==> inputs of job 8232 <==
==> flow/design.v <==
module input_buffer #(parameter DATA_WIDTH = 8, parameter SIZE = 64)(
    input logic clk,
    input logic rst,
    input logic write_en,
    input logic [DATA_WIDTH-1:0] data_in,
    output logic [DATA_WIDTH-1:0] data_out,
    input logic [$clog2(SIZE)-1:0] read_addr,
    input logic [$clog2(SIZE)-1:0] write_addr
);
    logic [DATA_WIDTH-1:0] buffer [0:SIZE-1];
    always_ff @(posedge clk or posedge rst) begin
        if (rst)
            for (int i = 0; i < SIZE; i++) buffer[i] <= 0;
        else if (write_en)
            buffer[write_addr] <= data_in;
    end
    assign data_out = buffer[read_addr];
endmodule
module weight_buffer #(parameter DATA_WIDTH = 8, parameter SIZE = 9)(
    input logic clk,
    input logic rst,
    input logic write_en,
    input logic [DATA_WIDTH-1:0] data_in,
    input logic [$clog2(SIZE)-1:0] write_addr,
    output logic [SIZE*DATA_WIDTH-1:0] weights
);
    logic [DATA_WIDTH-1:0] buffer [0:SIZE-1];
    always_ff @(posedge clk or posedge rst) begin
        if (rst)
            for (int i = 0; i < SIZE; i++) buffer[i] <= 0;
        else if (write_en)
            buffer[write_addr] <= data_in;
    end
    for (genvar g = 0; g < SIZE; g++) begin : g_out
        assign weights[g*DATA_WIDTH +: DATA_WIDTH] = buffer[g];
    end
endmodule
module conv2d_core #(parameter DATA_WIDTH = 8)(
    input logic clk,
    input logic rst,
    input logic [9*DATA_WIDTH-1:0] input_window,
    input logic [9*DATA_WIDTH-1:0] weights,
    output logic signed [2*DATA_WIDTH-1:0] conv_out
);
    logic signed [2*DATA_WIDTH-1:0] acc, acc_next;
    always_comb begin
        acc_next = 0;
        for (int i = 0; i < 9; i++) begin
            acc_next += $signed(input_window[i*DATA_WIDTH +: DATA_WIDTH]) * $signed(weights[i*DATA_WIDTH +: DATA_WIDTH]);
        end
    end
    always_ff @(posedge clk or posedge rst) begin
        if (rst)
            acc <= 0;
        else
            acc <= acc_next;
    end
    assign conv_out = acc;
endmodule
module relu #(parameter DATA_WIDTH = 16)(
    input logic signed [DATA_WIDTH-1:0] in,
    output logic signed [DATA_WIDTH-1:0] out
);
    assign out = (in > 0) ? in : 0;
endmodule
module max_pool #(parameter DATA_WIDTH = 8)(
    input logic [DATA_WIDTH-1:0] in0, in1, in2, in3,
    output logic [DATA_WIDTH-1:0] out
);
    assign out = (in0 > in1) ? (in0 > in2 ? (in0 > in3 ? in0 : in3) : (in2 > in3 ? in2 : in3)) :
                              (in1 > in2 ? (in1 > in3 ? in1 : in3) : (in2 > in3 ? in2 : in3));
endmodule
module cnn_accel (
    input  logic        clk,
    input  logic        rst,
    input  logic        wr_en,
    input  logic        wr_sel,      
    input  logic [5:0]  wr_addr,
    input  logic [7:0]  wr_data,
    input  logic        start,
    output logic        ready,
    output logic        out_valid,
    output logic [15:0] out_data
);
    typedef enum logic [1:0] {S_IDLE, S_READ, S_CONV, S_POOL} state_t;
    state_t state;
    logic [3:0] k;           
    logic [1:0] s;           
    logic [1:0] py, px;      
    logic [7:0]  pix;
    logic [5:0]  rd_addr;
    logic [71:0] weights;
    logic [7:0]  win [0:8];
    logic [71:0] win_flat;
    logic signed [15:0] conv_out, relu_out;
    logic [15:0] pool_r [0:3];
    logic [15:0] pool_out;
    logic        out_valid_r;
    assign ready = (state == S_IDLE);
    input_buffer #(.DATA_WIDTH(8), .SIZE(64)) u_ibuf (
        .clk(clk), .rst(rst),
        .write_en(wr_en & ~wr_sel & ready),
        .data_in(wr_data),
        .data_out(pix),
        .read_addr(rd_addr),
        .write_addr(wr_addr)
    );
    weight_buffer #(.DATA_WIDTH(8), .SIZE(9)) u_wbuf (
        .clk(clk), .rst(rst),
        .write_en(wr_en & wr_sel & ready),
        .data_in(wr_data),
        .write_addr(wr_addr[3:0]),
        .weights(weights)
    );
    conv2d_core #(.DATA_WIDTH(8)) u_conv (
        .clk(clk), .rst(rst),
        .input_window(win_flat),
        .weights(weights),
        .conv_out(conv_out)
    );
    for (genvar g = 0; g < 9; g++) begin : g_win
        assign win_flat[g*8 +: 8] = win[g];
    end
    relu #(.DATA_WIDTH(16)) u_relu (.in(conv_out), .out(relu_out));
    max_pool #(.DATA_WIDTH(16)) u_pool (
        .in0(pool_r[0]), .in1(pool_r[1]), .in2(pool_r[2]), .in3(pool_r[3]),
        .out(pool_out)
    );
    logic [1:0] ky, kx;
    always_comb begin
        case (k)
            4'd0: begin ky = 2'd0; kx = 2'd0; end
            4'd1: begin ky = 2'd0; kx = 2'd1; end
            4'd2: begin ky = 2'd0; kx = 2'd2; end
            4'd3: begin ky = 2'd1; kx = 2'd0; end
            4'd4: begin ky = 2'd1; kx = 2'd1; end
            4'd5: begin ky = 2'd1; kx = 2'd2; end
            4'd6: begin ky = 2'd2; kx = 2'd0; end
            4'd7: begin ky = 2'd2; kx = 2'd1; end
            default: begin ky = 2'd2; kx = 2'd2; end
        endcase
    end
    logic [2:0] row, col;
    assign row = {py, 1'b0} + {2'b00, s[1]} + {1'b0, ky};
    assign col = {px, 1'b0} + {2'b00, s[0]} + {1'b0, kx};
    assign rd_addr = {row, col};
    always_ff @(posedge clk or posedge rst) begin
        if (rst) begin
            state       <= S_IDLE;
            k           <= 4'd0;
            s           <= 2'd0;
            py          <= 2'd0;
            px          <= 2'd0;
            out_valid_r <= 1'b0;
            for (int i = 0; i < 9; i++) win[i] <= 8'd0;
            for (int i = 0; i < 4; i++) pool_r[i] <= 16'd0;
        end else begin
            out_valid_r <= 1'b0;
            case (state)
                S_IDLE: begin
                    if (start) begin
                        state <= S_READ;
                        k  <= 4'd0;
                        s  <= 2'd0;
                        py <= 2'd0;
                        px <= 2'd0;
                    end
                end
                S_READ: begin
                    win[k] <= pix;
                    if (k == 4'd8) state <= S_CONV;
                    else k <= k + 4'd1;
                end
                S_CONV: begin
                    state <= S_POOL;
                end
                S_POOL: begin
                    pool_r[s] <= relu_out;
                    k <= 4'd0;
                    if (s == 2'd3) begin
                        out_valid_r <= 1'b1;
                        s <= 2'd0;
                        if (px == 2'd2) begin
                            px <= 2'd0;
                            if (py == 2'd2) begin
                                py <= 2'd0;
                                state <= S_IDLE;
                            end else begin
                                py <= py + 2'd1;
                                state <= S_READ;
                            end
                        end else begin
                            px <= px + 2'd1;
                            state <= S_READ;
                        end
                    end else begin
                        s <= s + 2'd1;
                        state <= S_READ;
                    end
                end
                default: state <= S_IDLE;
            endcase
        end
    end
    assign out_valid = out_valid_r;
    assign out_data  = pool_out;
endmodule
==> flow/run.sh <==
#!/bin/bash
# the make line also repeats each setting of config.mk as NAME=value (left out here)
make -C /OpenROAD-flow-scripts/flow DESIGN_CONFIG=/design/flow/config.mk WORK_HOME=/design/flow/orfs CLKGATE_MAP_FILE= finish
==> flow/config.mk <==
export PLATFORM = sky130hd
export DESIGN_NAME = cnn_accel
export DESIGN_NICKNAME = cnn_accel
export VERILOG_FILES = /design/flow/design.v
export SDC_FILE = /design/flow/constraint.sdc
export NUM_CORES = 4
export LEC_CHECK = 0
export ABC_AREA = 1
export CAP_MARGIN = 0
export CORE_ASPECT_RATIO = 1.09
export CORE_MARGIN = 2
export CORE_UTILIZATION = 18
export GPL_TIMING_DRIVEN = 0
export PLACE_DENSITY_LB_ADDON = 0.22
export SETUP_SLACK_MARGIN = 0.56
export SLEW_MARGIN = 35
export TNS_END_PERCENT = 65
==> flow/constraint.sdc <==
create_clock -name core_clock -period 4.8 [get_ports {clk}]
set_input_delay 0.9600 -clock core_clock [delete_from_list [all_inputs] [get_ports {clk}]]
set_output_delay 0.9600 -clock core_clock [all_outputs]
set_load 0.01 [all_outputs]
==> job 1830 (differences from job 8232) <==
==> flow/config.mk (replaced) <==
export PLATFORM = sky130hd
export DESIGN_NAME = cnn_accel
export DESIGN_NICKNAME = cnn_accel
export VERILOG_FILES = /design/flow/design.v
export SDC_FILE = /design/flow/constraint.sdc
export NUM_CORES = 4
export LEC_CHECK = 0
export CAP_MARGIN = 20
export CORE_MARGIN = 2
export CORE_UTILIZATION = 40
export SLEW_MARGIN = 20
==> flow/constraint.sdc (replaced) <==
create_clock -name core_clock -period 8.27 [get_ports {clk}]
set_input_delay 1.6540 -clock core_clock [delete_from_list [all_inputs] [get_ports {clk}]]
set_output_delay 1.6540 -clock core_clock [all_outputs]
set_load 0.01 [all_outputs]
==> results <==
Job 1830 finished clean. Job 8232 produced a layout that fails on negative setup slack.
Of job 8232 and job 1830, job 8232 has the higher non-clock buffer count (gap 511).
Between job 8232 and job 1830, the lower fmax is in job 1830 (gap 1.9%, measured against job 1830).
Clock skew: job 1830 is lower than job 8232 (0.015 ns).
Against job 1830, the register-to-register slack of job 8232 is lower by 3.3 ns.
Against job 8232, the sequential power of job 1830 is smaller by 32%.
Against job 1830, the synthesized cell count of job 8232 is larger by 39%.
Between job 1830 and job 8232, the lower synthesized area is in job 1830 (gap 2.0%, measured against job 8232).
In job 8232 the final cell count is higher than in job 1830, by about 70%.
In job 8232 the count of clock-buffer cells in the layout is lower than in job 1830, by 2.
Between job 1830 and job 8232, the lower setup slack is in job 8232 (gap 3.3 ns).
Power figures rest on the tool's default switching activity, not on a simulated workload.
